==> flow/design.v <==
`timescale 1ns / 1ps
module DiscriminantCalculator(
    input signed [31:0] SphereX,
    input signed [31:0] SphereY,
    input signed [31:0] SphereZ,
    input [31:0] SphereRadius,
    input signed [31:0] RayStartX,
    input signed [31:0] RayStartY,
    input signed [31:0] RayStartZ,
    input signed [31:0] RayDirX,
    input signed [31:0] RayDirY,
    input signed [31:0] RayDirZ,
    output signed [31:0] Discriminant,
    output signed [31:0] B_out,
    output QuickIntersects,
    input CLK,
    input aresetn,
    input InputValid,
    output InputReady,
    output OutputReady
    );
    parameter waiting = 2'b00;
    parameter reading = 2'b01;
    parameter process = 2'b10;
    parameter process2 = 2'b11;
    logic [1:0] nextState;
    logic [1:0] state;
    logic signed [31:0] dx;
    logic signed [31:0] dy;
    logic signed [31:0] dz;
    logic signed [31:0] discriminant;
    logic signed [31:0] A;
    logic signed [31:0] B;
    logic signed [31:0] C;
    logic signed [31:0] distX;
    logic signed [31:0] distY;
    logic signed [31:0] distZ;
    logic [31:0] sphereRadiusSquared;
    assign InputReady = (state == waiting);
    assign OutputReady = (state == process2);
    assign Discriminant = discriminant;
    assign B_out = B;
    assign QuickIntersects = (discriminant > 0);
    always_ff@(posedge CLK) begin
        if (aresetn == 1'b0) begin
            state <= waiting;
        end else begin
            state <= nextState;
        end
        if (nextState == reading) begin
            dx <= RayDirX;
            dy <= RayDirY;
            dz <= RayDirZ;
            distX <= RayStartX - SphereX;
            distY <= RayStartY - SphereY;
            distZ <= RayStartZ - SphereZ;
            sphereRadiusSquared <= SphereRadius * SphereRadius;
            A <= RayDirX * RayDirX + RayDirY * RayDirY + RayDirZ * RayDirZ;
        end else if (nextState == process) begin
            B <= (dx * distX + dy * distY + dz * distZ) << 1;
            C <= (distX * distX + distY * distY + distZ * distZ) - sphereRadiusSquared;
        end else if (nextState == process2) begin
            discriminant <= B * B - 4 * A * C;
        end         
    end
    always_comb begin
        case (state) 
        waiting:
            if (InputValid) begin
                nextState = reading;
            end else begin
                nextState = waiting;
            end            
        reading:
            nextState = process;
        process:
            nextState = process2;
        process2:
            nextState = waiting;
        endcase
    end
endmodule
Settings: LEC_CHECK=0, CAP_MARGIN=5, CELL_PAD_IN_SITES_DETAIL_PLACEMENT=1, CELL_PAD_IN_SITES_GLOBAL_PLACEMENT=2, CORE_MARGIN=5, CORE_UTILIZATION=38, CTS_CLUSTER_SIZE=75, GPL_TIMING_DRIVEN=1, HOLD_SLACK_MARGIN=0.16, MAX_ROUTING_LAYER=met4, SLEW_MARGIN=35; clock period 17.2 ns.
run.sh (not shown) runs the stock make flow with config.mk's settings and CLKGATE_MAP_FILE=.
The baseline completed without violations.
Change:
Settings changed: CAP_MARGIN 5 to 20, CELL_PAD_IN_SITES_DETAIL_PLACEMENT 1 to default, CELL_PAD_IN_SITES_GLOBAL_PLACEMENT 2 to default, CORE_MARGIN 5 to 2, CORE_UTILIZATION 38 to 71, CTS_CLUSTER_SIZE 75 to 43, GPL_TIMING_DRIVEN 1 to default, HOLD_SLACK_MARGIN 0.16 to 0.25, MAX_ROUTING_LAYER met4 to default, SLEW_MARGIN 35 to 20.
Clock period 17.2 ns to 7.43 ns, I/O delays scaled along.
Outcome:
- This time the run completed and failed the layout checks on setup timing
- wire length shrinks by 2.8%
- setup slack got worse by 6.6 ns
- final area grows by 11%
- first-iteration DRC count grows by 120%
- critical path depth grows by 2
- cell count shrinks by 1.9%
- worst hold slack improved by 0.018 ns
- die area shrinks by 47%
Change:
Settings changed: CORE_UTILIZATION 71 to 40, CTS_CLUSTER_SIZE 43 to default, HOLD_SLACK_MARGIN 0.25 to default.
Clock period 7.43 ns to 10.5 ns, I/O delays scaled along.
This time the run produced a clean layout.
Final cell count came out higher by 2.1%.
Clock-buffer cell count came out higher by 5.
Synthesized cell count stays the same.
Change:
Settings changed: CAP_MARGIN 20 to 30, CORE_UTILIZATION 40 to 72, CTS_CLUSTER_SIZE from default to 43, HOLD_SLACK_MARGIN from default to 0.25, SETUP_SLACK_MARGIN from default to -0.55.
Clock period 10.5 ns to 7.43 ns, I/O delays scaled along.
What happened: With this change the flow finished but failed the layout checks on setup timing; synthesized area is unchanged; die size went down by well over a third; worst setup slack degrades by 2.2 ns; non-clock buffer count went up by 1688; hold slack improves by 0.023 ns; clock skew went up by 0.059 ns; wire length went up by roughly a tenth; global-route usage went up by 24 points.
Change:
Settings changed: ABC_AREA from default to 1, CAP_MARGIN 30 to 20, CTS_CLUSTER_DIAMETER from default to 201, CTS_CLUSTER_SIZE 43 to 76, HOLD_SLACK_MARGIN 0.25 to default, PLACE_DENSITY from default to 0.35, SETUP_SLACK_MARGIN -0.55 to 0.75.
Clock period 7.43 ns to 2.77 ns, I/O delays scaled along.
Outcome: The new run died in global routing (5_1_grt). Synthesized cell count went up by 19%. Die area went up by 4.7%. Area after synthesis climbs by 4.7%.
Change:
Settings changed: ABC_AREA 1 to 0, CTS_CLUSTER_DIAMETER 201 to default, CTS_CLUSTER_SIZE 76 to default, HOLD_SLACK_MARGIN from default to -0.08, PLACE_DENSITY 0.35 to 0.67, SETUP_SLACK_MARGIN 0.75 to 1.8.
Clock period 2.77 ns to 11.0 ns, I/O delays scaled along.
Result: The changed run finished with timing, DRC and antenna clean. Die area is lower by a few percent. Synthesized cell count went down by about a fifth. Synthesized area went down by a few percent.

========
// DiscriminantCalculator: RTL as listed in full above, without the edits since
==> flow/config.mk <==
export PLATFORM = sky130hd
export DESIGN_NAME = DiscriminantCalculator
export DESIGN_NICKNAME = DiscriminantCalculator
export VERILOG_FILES = /design/flow/design.v
export SDC_FILE = /design/flow/constraint.sdc
export NUM_CORES = 4
export LEC_CHECK = 0
export CAP_MARGIN = 20
export CORE_MARGIN = 2
export CORE_UTILIZATION = 65
export SLEW_MARGIN = 20
==> flow/constraint.sdc <==
create_clock -name core_clock -period 10.5 [get_ports {CLK}]
set_input_delay 2.1000 -clock core_clock [delete_from_list [all_inputs] [get_ports {CLK}]]
set_output_delay 2.1000 -clock core_clock [all_outputs]
set_load 0.01 [all_outputs]
Then changed:
- CAP_MARGIN: 20 -> 35
- CORE_UTILIZATION: 65 -> 72
- HOLD_SLACK_MARGIN: unset -> 0.3
- PLACE_DENSITY: unset -> 0.67
- SETUP_SLACK_MARGIN: unset -> -0.52
- clock period: 10.5 -> 7.31 ns (I/O delays scaled with it)
Outcome:
- The changed run finished but failed the layout checks on negative setup slack
- sequential share of layout area shrinks by 0.48 points
- non-clock buffer count increases by 1883
- count of clock-buffer cells in the layout drops by 4
- cell area rose by roughly a tenth
- worst setup slack degrades by 2000 ps
- first-iteration DRC count is higher by a quarter to a third
- final cell count grows by a few percent
- via count grows by roughly a tenth
- synthesized area does not change
Then changed:
- CAP_MARGIN: 35 -> 20
- HOLD_SLACK_MARGIN: 0.3 -> 0.25
- PLACE_DENSITY: 0.67 -> unset
- SETUP_SLACK_MARGIN: -0.52 -> -0.48
- clock period: 7.31 -> 7.01 ns (I/O delays scaled with it)
What happened: The new run finished but fails on negative setup slack. Core utilization rises by 0.15 points. Non-clock buffer count rises by 36. Synthesized cell count is unchanged. Hold slack degrades by 8.7 ps. Flip-flop count is unchanged. Worst setup slack degrades by 150 ps. Synthesized area stays the same. Routed wire length rises by 1.4%.

========
== the previous run ==
Starts from the design.v that is shown in full above.
make LEC_CHECK=0 ABC_AREA=1 CAP_MARGIN=5 CORE_MARGIN=2 CORE_UTILIZATION=72 CTS_CLUSTER_DIAMETER=201 CTS_CLUSTER_SIZE=76 HOLD_SLACK_MARGIN=0.29 PLACE_DENSITY=0.35 SETUP_SLACK_MARGIN=0.75 SLEW_MARGIN=20 finish   # period 2.77 ns
The previous run terminated abnormally: 5_1_grt reported GRT-0232.
diff inputs: the previous run => the current run
==> flow/config.mk <==
export PLATFORM = sky130hd
export DESIGN_NAME = DiscriminantCalculator
export DESIGN_NICKNAME = DiscriminantCalculator
export VERILOG_FILES = /design/flow/design.v
export SDC_FILE = /design/flow/constraint.sdc
export NUM_CORES = 4
export LEC_CHECK = 0
export CAP_MARGIN = 20
export CORE_MARGIN = 2
export CORE_UTILIZATION = 40
export SLEW_MARGIN = 20
==> flow/constraint.sdc <==
create_clock -name core_clock -period 11.0 [get_ports {CLK}]
set_input_delay 2.2000 -clock core_clock [delete_from_list [all_inputs] [get_ports {CLK}]]
set_output_delay 2.2000 -clock core_clock [all_outputs]
set_load 0.01 [all_outputs]
- Area inside the core boundary in the current run vs the previous run: up 72%
- Taking the previous run as the reference, in the current run count of port buffers added during placement held steady, die extent in x up 31%, synthesized-area fraction occupied by adder cells went up by 2.8 points, die area increased about 70%.
- Comparing the current run and the previous run, number of standard cells after synthesis is lower on the current run.
- Per the comparison of the current run with the previous run, number of instances in the placed design lost about 12%; distinct cell type count of the synthesized netlist climbed 19.
- The current run: PASS, flow complete, no timing, DRC or antenna violations

========
// DiscriminantCalculator: RTL as listed in full above, without the edits since
Settings: LEC_CHECK=0, CAP_MARGIN=20, CORE_ASPECT_RATIO=0.68, CORE_MARGIN=2, CORE_UTILIZATION=72, CTS_CLUSTER_DIAMETER=77, GPL_TIMING_DRIVEN=1, HOLD_SLACK_MARGIN=-0.08, MAX_ROUTING_LAYER=met5, PLACE_DENSITY=0.95, SETUP_SLACK_MARGIN=1.05, SLEW_MARGIN=20, TNS_END_PERCENT=80; clock period 7.52 ns.
The baseline failed in 5_1_grt, error GRT-0116.
Change:
- CORE_ASPECT_RATIO: 0.68 -> not set
- CTS_CLUSTER_DIAMETER: 77 -> not set
- GPL_TIMING_DRIVEN: 1 -> not set
- HOLD_SLACK_MARGIN: -0.08 -> -0.09
- MAX_ROUTING_LAYER: met5 -> not set
- PLACE_DENSITY: 0.95 -> not set
- SETUP_SLACK_MARGIN: 1.05 -> -0.48
- TNS_END_PERCENT: 80 -> not set
- clock period: 7.52 -> 7.44 ns (I/O delays scaled with it)
Result:
- This time the run finished but failed the layout checks on setup timing
- die size is about the same
- synthesized area does not change
- synthesized cell count stays the same
Change:
- ABC_AREA: not set -> 1
- CORE_ASPECT_RATIO: not set -> 0.5
- CTS_CLUSTER_DIAMETER: not set -> 376
- CTS_CLUSTER_SIZE: not set -> 98
- HOLD_SLACK_MARGIN: -0.09 -> not set
- PLACE_DENSITY: not set -> 0.42
- SETUP_SLACK_MARGIN: -0.48 -> not set
- TNS_END_PERCENT: not set -> 5
- clock period: 7.44 -> 6.61 ns (I/O delays scaled with it)
Now the flow stopped in 5_1_grt.
Die size increases by a few percent.
Area after synthesis went up by a few percent.
Synthesized cell count rises by about a fifth.

========
== lane 1 ==
Starts from the design.v that is shown in full above.
Settings: LEC_CHECK=0, CAP_MARGIN=20, CORE_ASPECT_RATIO=0.68, CORE_MARGIN=2, CORE_UTILIZATION=72, CTS_CLUSTER_DIAMETER=77, GPL_TIMING_DRIVEN=1, HOLD_SLACK_MARGIN=-0.08, MAX_ROUTING_LAYER=met5, PLACE_DENSITY=0.35, SETUP_SLACK_MARGIN=2.24, SLEW_MARGIN=20, TNS_END_PERCENT=80; clock period 7.52 ns.
Lane 1: all stages done; final checks FAILED (setup timing).
--- input diff lane 1..lane 2 ---
==> flow/config.mk <==
export PLATFORM = sky130hd
export DESIGN_NAME = DiscriminantCalculator
export DESIGN_NICKNAME = DiscriminantCalculator
export VERILOG_FILES = /design/flow/design.v
export SDC_FILE = /design/flow/constraint.sdc
export NUM_CORES = 4
export LEC_CHECK = 0
export ABC_AREA = 0
export CAP_MARGIN = 20
export CORE_MARGIN = 2
export CORE_UTILIZATION = 72
export HOLD_SLACK_MARGIN = -0.08
export PLACE_DENSITY = 0.67
export SETUP_SLACK_MARGIN = 3.21
export SLEW_MARGIN = 20
export TNS_END_PERCENT = 5
==> flow/constraint.sdc <==
create_clock -name core_clock -period 11.0 [get_ports {CLK}]
set_input_delay 2.2000 -clock core_clock [delete_from_list [all_inputs] [get_ports {CLK}]]
set_output_delay 2.2000 -clock core_clock [all_outputs]
set_load 0.01 [all_outputs]
Findings:
Across lane 1 and lane 2, a clean result was obtained everywhere but in lane 1.
Comparing lane 1 and lane 2, the lower count of plain and timing-repair buffers in the layout is on lane 2.
Lower fraction of the core area occupied by cells at floorplan was reported by lane 2, not lane 1.
On critical path arrival: between lane 1 and lane 2, it ends up lower for lane 1.
Comparing lane 1 and lane 2, the higher share of the cycle needed by the critical path after routing was measured on lane 1.
The post-CTS setup-driven buffer insertion count of lane 2 exceeds that of lane 1 by about 250%.
Looking at number of tap cells inserted, lane 2 sits about 1.2% below lane 1.
Comparing lane 1 and lane 2, the lower register-to-register setup slack is on lane 1.
When the final numbers for lane 1 and lane 2 were put side by side, the core utilization turned out to be greater in lane 1.
Cell count, lane 2 vs lane 1: down by a little under 10%
Relative to lane 2, the following input files were edited for lane 3:
-- flow/config.mk --
<<< lane 2, line 8
export ABC_AREA = 0
>>> lane 3, line 8
<<< lane 2, line 11
export CORE_UTILIZATION = 72
export HOLD_SLACK_MARGIN = -0.08
export PLACE_DENSITY = 0.67
export SETUP_SLACK_MARGIN = 3.21
>>> lane 3, line 10
export CORE_UTILIZATION = 56
<<< lane 2, line 16
export TNS_END_PERCENT = 5
>>> lane 3, line 12
==> flow/constraint.sdc <==
create_clock -name core_clock -period 7.57 [get_ports {CLK}]
set_input_delay 1.5140 -clock core_clock [delete_from_list [all_inputs] [get_ports {CLK}]]
set_output_delay 1.5140 -clock core_clock [all_outputs]
set_load 0.01 [all_outputs]
--- outcome ---
Lane 2 leaves more setup margin than lane 3. Lane 3: complete, dirty (setup timing). The standard cells in lane 3 occupy more silicon area than those in lane 2 do.
Modified inputs, lane 4 compared to lane 3
-- flow/config.mk --
<<< lane 3, line 10
export CORE_UTILIZATION = 56
>>> lane 4, line 10
export CORE_UTILIZATION = 40
export CTS_CLUSTER_DIAMETER = 151
export CTS_CLUSTER_SIZE = 16
<<< lane 3, line 12
>>> lane 4, line 14
export TNS_END_PERCENT = 15
==> flow/constraint.sdc <==
create_clock -name core_clock -period 11.0 [get_ports {CLK}]
set_input_delay 2.2000 -clock core_clock [delete_from_list [all_inputs] [get_ports {CLK}]]
set_output_delay 2.2000 -clock core_clock [all_outputs]
set_load 0.01 [all_outputs]
Notes after the runs:
- Lane 4 closes out successfully: all stages finished, all timing, DRC and antenna checks passed.
- Summary of lane 4 over lane 3: count of placed standard cells in the final layout, fillers left out -519; sum of negative setup slack went up.
- Lane 4 against lane 3: fraction of area in multi-input gates rose 5.6 points, number of placement rows now larger, ratio of final minimum period to clock period saw a decrease.
- Launching element of the worst setup path = RayDirZ[12]: lane 4; launching element of the worst setup path = distY[14]: lane 3
- Number of maximum-capacitance violations: lane 4 vs lane 3 identical
Input changes introduced in lane 5 (baseline for comparison: lane 4):
-- flow/config.mk --
<<< lane 4, line 10
export CORE_UTILIZATION = 40
export CTS_CLUSTER_DIAMETER = 151
export CTS_CLUSTER_SIZE = 16
>>> lane 5, line 10
export CORE_UTILIZATION = 72
export HOLD_SLACK_MARGIN = -0.07
export PLACE_DENSITY = 0.67
export SETUP_SLACK_MARGIN = -0.52
<<< lane 4, line 14
export TNS_END_PERCENT = 15
>>> lane 5, line 15
==> flow/constraint.sdc <==
create_clock -name core_clock -period 7.31 [get_ports {CLK}]
set_input_delay 1.4620 -clock core_clock [delete_from_list [all_inputs] [get_ports {CLK}]]
set_output_delay 1.4620 -clock core_clock [all_outputs]
set_load 0.01 [all_outputs]
- From the logs: lane 5 reached the end of the flow and failed the layout checks with setup timing.
- Looking at largest fanout of any net on the critical path, lane 5 sits 10 above lane 4.
- Taking lane 4 over lane 5, the cell area reported after detailed placement ratio works out to 0.932.
- When the final numbers for lane 5 and lane 4 were put side by side, the length of routed wiring on met1 turned out to be greater in lane 4.
- Lane 4 ended up with more cell instances than lane 5 did.
- Compared with lane 4, in lane 5 final design instance area without fill increased by 17000 um2 relative to the old numbers.
- Looking at total wire length after detailed routing across lane 5 and lane 4, the one that comes out lower is lane 4.
